Design fpu, start of the top module:
module fpu #(
    parameter DATA_WIDTH = 32,
    parameter INST_WIDTH = 1
)(
    input                   i_clk,
    input                   i_rst_n,
    input  [DATA_WIDTH-1:0] i_data_a,
    input  [DATA_WIDTH-1:0] i_data_b,
    input  [INST_WIDTH-1:0] i_inst,
    input                   i_valid,
    output [DATA_WIDTH-1:0] o_data,
    output                  o_valid
);
For scale: roughly 33 flip-flops, about 0.041 sq mm of cells after synthesis.
Settings: LEC_CHECK=0, CAP_MARGIN=20, CORE_MARGIN=2, CORE_UTILIZATION=65, CTS_CLUSTER_DIAMETER=219, CTS_CLUSTER_SIZE=59, MAX_ROUTING_LAYER=met4, SLEW_MARGIN=20; clock period 10.8 ns.
run.sh (not shown) runs the stock make flow with config.mk's settings and CLKGATE_MAP_FILE=.
The first run ended with an error in 5_1_grt on GRT-0116.
Change:
CORE_UTILIZATION = 50   (was 65)
CTS_CLUSTER_DIAMETER = unset   (was 219)
CTS_CLUSTER_SIZE = unset   (was 59)
MAX_ROUTING_LAYER = unset   (was met4)
SETUP_SLACK_MARGIN = 2.23   (was unset)
clock period = 7.67 ns   (was 10.8 ns; I/O delays follow)
Effect:
- The new run produced a layout that fails on negative setup slack
- die size went up by 30%
- area after synthesis is unchanged
- synthesized cell count stays the same
Change:
CORE_UTILIZATION = 40   (was 50)
SETUP_SLACK_MARGIN = unset   (was 2.23)
clock period = 13.8 ns   (was 7.67 ns; I/O delays follow)
After rerunning: With this change the flow produced a clean layout; clock-buffer cell count goes down by 2; die size is higher by 25%; wire length is lower by 9.0%; non-clock buffer count shrinks by 1088; critical path depth is unchanged; global-route usage fell by 13 points; setup slack gains 3.7 ns; cell count shrinks by 9.4%; cell area drops by 18%.


The RTL this note starts from:
==> flow/design.v <==
module fpu #(
    parameter DATA_WIDTH = 32,
    parameter INST_WIDTH = 1
)(
    input                   i_clk,
    input                   i_rst_n,
    input  [DATA_WIDTH-1:0] i_data_a,
    input  [DATA_WIDTH-1:0] i_data_b,
    input  [INST_WIDTH-1:0] i_inst,
    input                   i_valid,
    output [DATA_WIDTH-1:0] o_data,
    output                  o_valid
);
    reg [DATA_WIDTH-1:0] o_data_r, o_data_w; 
    reg                  o_valid_r, o_valid_w;
    wire [30:23]          i_expo_a, i_expo_b;
    wire [22:0]           i_frag_a, i_frag_b;
    reg [30:23]           i_expo_sub;
    reg [30:23]           o_expo;
    wire                  i_sign_a, i_sign_b;
    reg [46:0]            i_frag_aa, i_frag_bb;
    reg [23:0]            i_frag_a1, i_frag_b1;
    reg [46:0]            i_frag_af, i_frag_bf;
    reg [47:0]            i_frag_o, i_frag_ma, i_frag_mb;
    reg [22:0]            i_frag_oo;
    assign o_data = o_data_r;   
    assign o_valid = o_valid_r;
    assign i_expo_a = i_data_a[30:23];
    assign i_expo_b = i_data_b[30:23];
    assign i_frag_a = i_data_a[22:0];
    assign i_frag_b = i_data_b[22:0];
    assign i_sign_a = i_data_a[DATA_WIDTH-1];
    assign i_sign_b = i_data_b[DATA_WIDTH-1];
    always @(*) begin
        i_expo_sub = 8'd0;
        o_expo     = 8'd0;
        i_frag_aa  = 47'd0;
        i_frag_bb  = 47'd0;
        i_frag_a1  = 24'd0;
        i_frag_b1  = 24'd0;
        i_frag_af  = 47'd0;
        i_frag_bf  = 47'd0;
        i_frag_o   = 48'd0;
        i_frag_ma  = 48'd0;
        i_frag_mb  = 48'd0;
        i_frag_oo  = 23'd0;
        if (i_valid) begin     
            case (i_inst) 
                1'd0: begin   
                    i_frag_a1 = {1'b1, i_frag_a};
                    i_frag_b1 = {1'b1, i_frag_b};
                    if (i_expo_a > i_expo_b) begin 
                        i_expo_sub = i_expo_a - i_expo_b;
                        i_frag_bf = {i_frag_b1, 23'b0};
                        i_frag_bb = i_frag_bf >> i_expo_sub;
                        i_frag_aa = {i_frag_a1, 23'b0};
                        o_expo = i_expo_a;
                    end
                    else begin
                        i_expo_sub = i_expo_b - i_expo_a;
                        i_frag_af = {i_frag_a1, 23'b0};
                        i_frag_aa = i_frag_af >> i_expo_sub;
                        i_frag_bb = {i_frag_b1, 23'b0};
                        o_expo = i_expo_b;
                    end
                    if (i_sign_a ^ i_sign_b) begin                        
                        if (i_frag_aa > i_frag_bb) begin
                            i_frag_o = i_frag_aa - i_frag_bb;
                            o_data_w[DATA_WIDTH-1] = i_sign_a;
                        end
                        else begin
                            i_frag_o = i_frag_bb - i_frag_aa;
                            o_data_w[DATA_WIDTH-1] = i_sign_b;
                        end
                        if (i_frag_o[46] == 1) begin
                            if (i_frag_o[22] == 1)
                                o_data_w[22:0] = i_frag_o[45:23]+1;
                            else
                                o_data_w[22:0] = i_frag_o[45:23];
                            o_data_w[30:23] = o_expo;
                        end
                        else if (i_frag_o[45] == 1) begin
                            if (i_frag_o[21] == 1)
                                o_data_w[22:0] = i_frag_o[44:22]+1;
                            else
                                o_data_w[22:0] = i_frag_o[44:22];
                            o_data_w[30:23] = o_expo - 1;
                        end
                        else if (i_frag_o[44] == 1) begin
                            if (i_frag_o[20] == 1)
                                o_data_w[22:0] = i_frag_o[43:21]+1;
                            else
                                o_data_w[22:0] = i_frag_o[43:21];
                            o_data_w[30:23] = o_expo - 2;
                        end
                        else if (i_frag_o[43] == 1) begin
                            if (i_frag_o[19] == 1)
                                o_data_w[22:0] = i_frag_o[42:20]+1;
                            else
                                o_data_w[22:0] = i_frag_o[42:20];
                            o_data_w[30:23] = o_expo - 3;
                        end
                        else if (i_frag_o[42] == 1) begin
                            if (i_frag_o[18] == 1)
                                o_data_w[22:0] = i_frag_o[41:19]+1;
                            else
                                o_data_w[22:0] = i_frag_o[41:19];
                            o_data_w[30:23] = o_expo - 4;
                        end
                        else begin
                            o_data_w[22:0] = i_frag_o[39:17];
                            o_data_w[30:23] = o_expo;                               
                        end
                    end
                    else begin
                        i_frag_o = i_frag_aa + i_frag_bb;
                        if (i_frag_o[47] == 1) begin
                            if (i_frag_o[23] == 1)
                                o_data_w[22:0] = i_frag_o[46:24]+1;
                            else
                                o_data_w[22:0] = i_frag_o[46:24];
                            o_data_w[30:23] = o_expo + 1;
                        end
                        else if (i_frag_o[46] == 1) begin
                            if (i_frag_o[22] == 1)
                                o_data_w[22:0] = i_frag_o[45:23] + 1;
                            else
                                o_data_w[22:0] = i_frag_o[45:23];
                            o_data_w[30:23] = o_expo;
                        end
                        else begin
                            o_data_w[22:0] = i_frag_o[44:12];
                            o_data_w[30:23] = o_expo - 1;
                        end
                        o_data_w[DATA_WIDTH-1] = i_sign_a;
                    end
                    o_valid_w = 1;                    
                end
                1'd1: begin
                    o_expo = i_expo_a + i_expo_b - 127;
                    o_data_w[DATA_WIDTH-1] = i_sign_a ^ i_sign_b;
                    i_frag_ma[47:24] = 24'd0;
                    i_frag_ma[23] = 1;
                    i_frag_ma[22:0] = i_frag_a;
                    i_frag_mb[47:24] = 24'd0;
                    i_frag_mb[23] = 1;
                    i_frag_mb[22:0] = i_frag_b;
                    i_frag_o = i_frag_ma * i_frag_mb;
                    if (i_frag_o[22] && i_frag_o[21]) begin
                        i_frag_o[47:23] = i_frag_o[47:23] + 1;
                    end
                    else if (i_frag_o[22] && ~i_frag_o[21]) begin 
                        i_frag_o[20] = |i_frag_o[20:0]? 1 : 0;  
                        if (i_frag_o[20] == 1)
                            i_frag_o[47:23] = i_frag_o[47:23] + 1;
                        else if (i_frag_o[23] == 1)
                            i_frag_o[47:23] = i_frag_o[47:23] + 1;
                    end
                    if (i_frag_o[47] || ~i_frag_o[46]) begin
                        if (i_frag_o[47]) begin
                            i_frag_o = i_frag_o >> 1;
                            o_expo = o_expo + 1;   
                        end  
                        if (i_frag_o[22] && i_frag_o[21]) begin
                            i_frag_o[47:23] = i_frag_o[47:23] + 1;
                        end
                        else if (i_frag_o[22] && ~i_frag_o[21]) begin 
                            i_frag_o[20] = |i_frag_o[20:0]? 1 : 0;  
                            if (i_frag_o[20] == 1)
                                i_frag_o[47:23] = i_frag_o[47:23] + 1;
                            else if (i_frag_o[23] == 1)
                                i_frag_o[47:23] = i_frag_o[47:23] + 1;
                        end
                    end
                    o_data_w[22:0] = i_frag_o[45:23];
                    o_data_w[30:23] = o_expo;
                    o_valid_w = 1;    
                end
                default: begin
                    o_data_w     = 0;
                    o_valid_w    = 1;  
                end  
            endcase
        end else begin
            o_data_w     = 0; 
            o_valid_w    = 0;  
        end
    end
    always @(posedge i_clk or negedge i_rst_n) begin
        if(~i_rst_n) begin    
            o_data_r <= 0;
            o_valid_r <= 0;
        end else begin
            o_data_r <= o_data_w;
            o_valid_r <= o_valid_w;
        end
    end
endmodule
clock: 10.8 ns
lec_check: 0
cap_margin: 10
core_margin: 2
core_utilization: 65
cts_cluster_size: 59
slew_margin: 40
The starting point died in 5_1_grt.
Then changed:
ABC_AREA = 1   (was not set)
CAP_MARGIN = 20   (was 10)
CORE_UTILIZATION = 72   (was 65)
CTS_CLUSTER_SIZE = 100   (was 59)
SLEW_MARGIN = 20   (was 40)
clock period = 17.3 ns   (was 10.8 ns; I/O delays follow)
With this change the flow produced a clean layout.
Synthesized cell count came out higher by 31%.
Die area is lower by 6.5%.
Area after synthesis came out higher by 3.5%.
Then changed:
ABC_AREA = not set   (was 1)
CORE_UTILIZATION = 65   (was 72)
CTS_CLUSTER_SIZE = 59   (was 100)
clock period = 13.0 ns   (was 17.3 ns; I/O delays follow)
Now the flow finished but fails on setup timing; routed wire length goes up by 1.2%; die size goes up by 6.9%; worst setup slack degrades by 2600 ps; non-clock buffer count goes up by 406; final area goes up by 5.3%; sequential cell count stays the same; utilization goes down by 1.3 points; clock-buffer cell count goes down by 2.
Then changed:
MAX_ROUTING_LAYER = met4   (was not set)
TNS_END_PERCENT = 5   (was not set)
clock period = 10.8 ns   (was 13.0 ns; I/O delays follow)
Outcome: The changed run never finished: it broke off in 5_1_grt (ODB-0269); area after synthesis does not change; die size is unchanged; synthesized cell count does not change.
Then changed:
CORE_UTILIZATION = 72   (was 65)
CTS_CLUSTER_SIZE = 36   (was 59)
PLACE_DENSITY_LB_ADDON = 0.22   (was not set)
TNS_END_PERCENT = not set   (was 5)
clock period = 12.5 ns   (was 10.8 ns; I/O delays follow)
Result:
- The changed run died in 5_1_grt with GRT-0232
- area after synthesis does not change
- die area decreases by 9.6%
- synthesized cell count stays the same
